Setup of v51:
// matvecmult
module matvecmult(
    CLK,
    RST,
    vector_x,
    vector_b,
    vector_y,
    Q,
    A,
    finish
);
input               CLK;
input               RST;
input       [127:0]	vector_x;
input       [127:0]	vector_b;
output  reg [127:0]	vector_y;
input       [127:0]	Q;
output  reg [3:0]   A;
output  reg         finish;
integer i;
integer j;
reg [7:0] vector_x_w[0:15],vector_x_r[0:15];
reg [7:0] vector_b_w[0:15],vector_b_r[0:15];
reg [7:0] vector_y_w[0:15],vector_y_r[0:15];
reg [7:0] part_matrix_a_w[0:15],part_matrix_a_r[0:15];
reg       finish_w,finish_r;
reg [3:0] counter_w,counter_r;
reg [7:0] temp;
always @(*) begin
    vector_x_w[0] = vector_x[7:0];
    vector_x_w[1] = vector_x[15:8];
    vector_x_w[2] = vector_x[23:16];
    vector_x_w[3] = vector_x[31:24];
    vector_x_w[4] = vector_x[39:32];
    vector_x_w[5] = vector_x[47:40];
    vector_x_w[6] = vector_x[55:48];
    vector_x_w[7] = vector_x[63:56];
    vector_x_w[8] = vector_x[71:64];
    vector_x_w[9] = vector_x[79:72];
    vector_x_w[10] = vector_x[87:80];
    vector_x_w[11] = vector_x[95:88];
    vector_x_w[12] = vector_x[103:96];
    vector_x_w[13] = vector_x[111:104];
    vector_x_w[14] = vector_x[119:112];
    vector_x_w[15] = vector_x[127:120];
    vector_b_w[0] = vector_b[7:0];
    vector_b_w[1] = vector_b[15:8];
    vector_b_w[2] = vector_b[23:16];
    vector_b_w[3] = vector_b[31:24];
    vector_b_w[4] = vector_b[39:32];
    vector_b_w[5] = vector_b[47:40];
    vector_b_w[6] = vector_b[55:48];
    vector_b_w[7] = vector_b[63:56];
    vector_b_w[8] = vector_b[71:64];
    vector_b_w[9] = vector_b[79:72];
    vector_b_w[10] = vector_b[87:80];
    vector_b_w[11] = vector_b[95:88];
    vector_b_w[12] = vector_b[103:96];
    vector_b_w[13] = vector_b[111:104];
    vector_b_w[14] = vector_b[119:112];
    vector_b_w[15] = vector_b[127:120];
    part_matrix_a_w[0] = Q[7:0];
    part_matrix_a_w[1] = Q[15:8];
    part_matrix_a_w[2] = Q[23:16];
    part_matrix_a_w[3] = Q[31:24];
    part_matrix_a_w[4] = Q[39:32];
    part_matrix_a_w[5] = Q[47:40];
    part_matrix_a_w[6] = Q[55:48];
    part_matrix_a_w[7] = Q[63:56];
    part_matrix_a_w[8] = Q[71:64];
    part_matrix_a_w[9] = Q[79:72];
  ...
clock: 6.64 ns
lec_check: 0
abc_area: 1
cap_margin: 30
cell_pad_in_sites_detail_placement: 0
core_margin: 2
core_utilization: 65
cts_cluster_size: 61
gpl_routability_driven: 1
min_routing_layer: met1
slew_margin: 35
tns_end_percent: 65
run.sh (not shown) runs the stock make flow with config.mk's settings and CLKGATE_MAP_FILE=.
What ended v51 was a tool error in 5_1_grt; the run never finished.
What v8 does differently from v51 at the input level:
# v51
export LEC_CHECK = 0
export ABC_AREA = 1
export CAP_MARGIN = 30
export CELL_PAD_IN_SITES_DETAIL_PLACEMENT = 0
export CORE_MARGIN = 2
export CORE_UTILIZATION = 65
export CTS_CLUSTER_SIZE = 61
export GPL_ROUTABILITY_DRIVEN = 1
export MIN_ROUTING_LAYER = met1
export SLEW_MARGIN = 35
export TNS_END_PERCENT = 65
create_clock -name core_clock -period 6.64 [get_ports {CLK}]
# v8
export LEC_CHECK = 0
export ABC_AREA = 0
export CAP_MARGIN = 30
export CELL_PAD_IN_SITES_DETAIL_PLACEMENT = 0
export CORE_MARGIN = 2
export CORE_UTILIZATION = 58
export CTS_CLUSTER_SIZE = 61
export GPL_ROUTABILITY_DRIVEN = 1
export MIN_ROUTING_LAYER = met1
export PLACE_DENSITY = 0.58
export SETUP_SLACK_MARGIN = 0.16
export SLEW_MARGIN = 20
export TNS_END_PERCENT = 65
create_clock -name core_clock -period 5.71 [get_ports {CLK}]
## What came out
The final report for v8 shows a completed flow and a layout that fails verification, specifically setup timing.
Count of buffers added by post-CTS timing repair for setup, v8 and v51: larger value in v51
Compared with v51, v8 shows cell count in the Yosys report that has gone down by more than a quarter.
In v8, arithmetic-cell share of the synthesized area counting full adders, half adders and majority gates is higher than in v51.
Input-level comparison between v27 and v8:
# v8
export LEC_CHECK = 0
export ABC_AREA = 0
export CAP_MARGIN = 30
export CELL_PAD_IN_SITES_DETAIL_PLACEMENT = 0
export CORE_MARGIN = 2
export CORE_UTILIZATION = 58
export CTS_CLUSTER_SIZE = 61
export GPL_ROUTABILITY_DRIVEN = 1
export MIN_ROUTING_LAYER = met1
export PLACE_DENSITY = 0.58
export SETUP_SLACK_MARGIN = 0.16
export SLEW_MARGIN = 20
export TNS_END_PERCENT = 65
create_clock -name core_clock -period 5.71 [get_ports {CLK}]
# v27
export LEC_CHECK = 0
export CAP_MARGIN = 20
export CORE_MARGIN = 2
export CORE_UTILIZATION = 52
export SLEW_MARGIN = 20
create_clock -name core_clock -period 11.1 [get_ports {CLK}]
### Flow results
The layout from v8, despite a flow that completed every stage, fails the layout checks, with the failing checks listed as setup timing.
v27: no failed stages, no open violations at the end
v27 ends up with a count of clock-buffer cells in the layout that is 1 lower than in v8.
Looking at global routing's busiest layer, the met1 result is from v27; the met2 one comes from v8.
Looking only at average wire length per cell after detail routing, and setting everything else aside, the lower value of v8 and v27 goes to v27.
Summary: with v8 as the reference, net count of the finished layout in v27 moved down by a few percent.
[v27 vs v8] core utilization at floorplan: lower in v27
The via count in v27 was lower than what v8 gave.
Comparing v8 and v27, number of cell instances on the worst register-to-register path is lower on v27.
Edits applied to the flow inputs when going from v27 to v24:
# v27
export LEC_CHECK = 0
export CAP_MARGIN = 20
export CORE_MARGIN = 2
export CORE_UTILIZATION = 52
export SLEW_MARGIN = 20
create_clock -name core_clock -period 11.1 [get_ports {CLK}]
# v24
export LEC_CHECK = 0
export CAP_MARGIN = 20
export CORE_MARGIN = 2
export CORE_UTILIZATION = 57
export CTS_CLUSTER_SIZE = 90
export MAX_ROUTING_LAYER = met4
export SLEW_MARGIN = 20
create_clock -name core_clock -period 10.0 [get_ports {CLK}]
### Flow results
- Ran to the end and failed final checks on setup timing: v24.
- Compared to v27, v24 leaves less free space in the core.
- Per the comparison of v24 with v27, routed length on met2 has increased, vias after detailed routing has increased.
- [compare] base=v27 new=v24: post-synthesis chip area from yosys now sits at about the same level.
- Re final area: v27 was lower than v24.
- Min global-route wire length before repair across v24 and v27: v27
- Setup WNS v27 -> v24: worse
